==> inputs of run a <==
// eth_rx
module eth_rx (
    input wire i_clk,
    input wire i_reset,
    input wire [31:0] i_xver_rx_data,
    output logic [31:0] m00_axis_tdata,
    output logic [3:0] m00_axis_tkeep,
    output logic m00_axis_tvalid,
    output logic m00_axis_tlast,
    output logic m00_axis_tuser
);
make LEC_CHECK=0 ABC_AREA=1 CAP_MARGIN=40 CORE_MARGIN=2 CORE_UTILIZATION=72 CTS_CLUSTER_DIAMETER=374 CTS_CLUSTER_SIZE=98 SLEW_MARGIN=20 TNS_END_PERCENT=10 finish   # period 3.3 ns
run.sh (not shown) runs the stock make flow with config.mk's settings and CLKGATE_MAP_FILE=.
==> run b: changes against run a <==
ABC_AREA = unset   (was 1)
CAP_MARGIN = 20   (was 40)
CTS_CLUSTER_DIAMETER = unset   (was 374)
CTS_CLUSTER_SIZE = 20   (was 98)
HOLD_SLACK_MARGIN = 0.3   (was unset)
PLACE_DENSITY = 0.66   (was unset)
SETUP_SLACK_MARGIN = -0.31   (was unset)
TNS_END_PERCENT = unset   (was 10)
==> flow/constraint.sdc (replaced) <==
create_clock -name core_clock -period 5.05 [get_ports {i_clk}]
set_input_delay 1.0100 -clock core_clock [delete_from_list [all_inputs] [get_ports {i_clk}]]
set_output_delay 1.0100 -clock core_clock [all_outputs]
set_load 0.01 [all_outputs]
==> comparison table <==
item                                                                   run b                      run a
Number of buffers inserted during clock tree synthesis                    48                          8
Standard-cell rows                                                        82                         81
XOR Share, Synth                                                      14.69%                     3.867%
Placed Cells incl. Taps                                                 5597                       7411
Global placement routability congestion                                1.136                      1.312
Height of the die                                                   230.1 µm                   227.5 µm
Syn avg cell area                                                  7.744 µm²                  5.841 µm²
Most common cell in the synthesized netlist                           nor2_1                    nand2_1
Sequential fraction of the synthesis area                             23.44%                     23.98%
Gates resized, CTS repair                                                 39                        298
Number of standard cells reported by yosys                              4754                       6159
Core area                                                          50270 µm²                  49150 µm²
Tally of unique sky130hd cells used after synthesis                      103                         69
Floorplan Nets                                                          4826                       6231
Status                                                       failed layout checks  aborted with a tool error
Stage where the flow stopped                                               -             global routing
Reasons for failing layout checks                       negative setup slack                          -
Post-place instance area                                           40620 µm²                  42500 µm²
Die area                                                           52960 µm²                  51770 µm²
Mux share of post-synthesis cell area                                 12.04%                    0.9738%
Htree depth                                                                2                          1
Yosys simple share                                                    22.58%                     38.79%
Post-CTS setup buffers                                                     3                         47
Area of the mapped netlist                                         36820 µm²                  35980 µm²
Instance count of the mapped netlist                                    4754                       6159
Floorplan die width                                                 230.1 µm                   227.5 µm
Area share of the largest cell type after synthesis                   23.44%                     23.98%
Post-synthesis compound-gate area fraction                            21.51%                     21.25%
Pre-CTS worst setup slack                                         -0.5871 ns                 -0.9633 ns

==> trial 57 <==
eth_rx again, from the RTL that the note above started with.
clock: 2.78 ns
lec_check: 0
abc_area: 1
cap_margin: 20
core_margin: 2
core_utilization: 72
cts_cluster_diameter: 321
cts_cluster_size: 98
place_density_lb_addon: 0.04
setup_slack_margin: -0.29
slew_margin: 20
tns_end_percent: 10
==> trial 62 (differences from trial 57) <==
==> flow/config.mk (replaced) <==
export PLATFORM = sky130hd
export DESIGN_NAME = eth_rx
export DESIGN_NICKNAME = eth_rx
export VERILOG_FILES = /design/flow/design.v
export SDC_FILE = /design/flow/constraint.sdc
export NUM_CORES = 4
export LEC_CHECK = 0
export ABC_AREA = 1
export CAP_MARGIN = 20
export CELL_PAD_IN_SITES_DETAIL_PLACEMENT = 0
export CORE_MARGIN = 2
export CORE_UTILIZATION = 58
export CTS_CLUSTER_SIZE = 100
export GPL_TIMING_DRIVEN = 1
export HOLD_SLACK_MARGIN = 0.25
export PLACE_DENSITY_LB_ADDON = 0.06
export SETUP_SLACK_MARGIN = 1.54
export SLEW_MARGIN = 20
==> flow/constraint.sdc (replaced) <==
create_clock -name core_clock -period 5.2 [get_ports {i_clk}]
set_input_delay 1.0400 -clock core_clock [delete_from_list [all_inputs] [get_ports {i_clk}]]
set_output_delay 1.0400 -clock core_clock [all_outputs]
set_load 0.01 [all_outputs]
==> results <==
Inserted Clock Buffers: trial 62 48; trial 57 8
Initial core utilization: trial 62 58.5%; trial 57 73.2%
Hold buffer count at cts: trial 62 0; trial 57 0
Post-synthesis average cell area: trial 62 5.84 µm²; trial 57 5.84 µm²
Routability cong.: trial 62 1.16; trial 57 1.35
Number of different library cells in the post-synthesis netlist: trial 62 69; trial 57 69
Post-CTS setup buffer count: trial 62 105; trial 57 47
Y dimension of the die: trial 62 253 µm; trial 57 228 µm
Post-Syn Nets: trial 62 6231; trial 57 6231
Core box area: trial 62 0.0615 mm²; trial 57 0.0492 mm²
Cell type with the largest total area: trial 62 sky130_fd_sc_hd__dfxtp_1; trial 57 sky130_fd_sc_hd__dfxtp_1
Total number of H-tree levels: trial 62 2; trial 57 1
Multiplexer area fraction after synthesis: trial 62 0.974%; trial 57 0.974%
Yosys stat cell total: trial 62 6159; trial 57 6159
Status: trial 62 complete, no violations; trial 57 stopped before the end
Failing step: trial 62 -; trial 57 global routing
Dpl cells: trial 62 6895; trial 57 7814
Worst-case setup slack after placement: trial 62 0.484 ns; trial 57 -1.64 ns
Sinks on Clock Net: trial 62 431; trial 57 431
Port Buffers: trial 62 72; trial 57 72
Overall chip area: trial 62 0.0640 mm²; trial 57 0.0518 mm²
Count of standard-cell rows: trial 62 91; trial 57 81
Detailed placement HPWL: trial 62 127000 µm; trial 57 147000 µm
Dominant register cell: trial 62 sky130_fd_sc_hd__dfxtp_1; trial 57 sky130_fd_sc_hd__dfxtp_1
Number of gates resized after cts: trial 62 435; trial 57 241
Simple logic cell fraction of the synthesized area: trial 62 38.8%; trial 57 38.8%
Post-Place Cell Area: trial 62 0.0377 mm²; trial 57 0.0457 mm²
Width of the chip: trial 62 253 µm; trial 57 228 µm
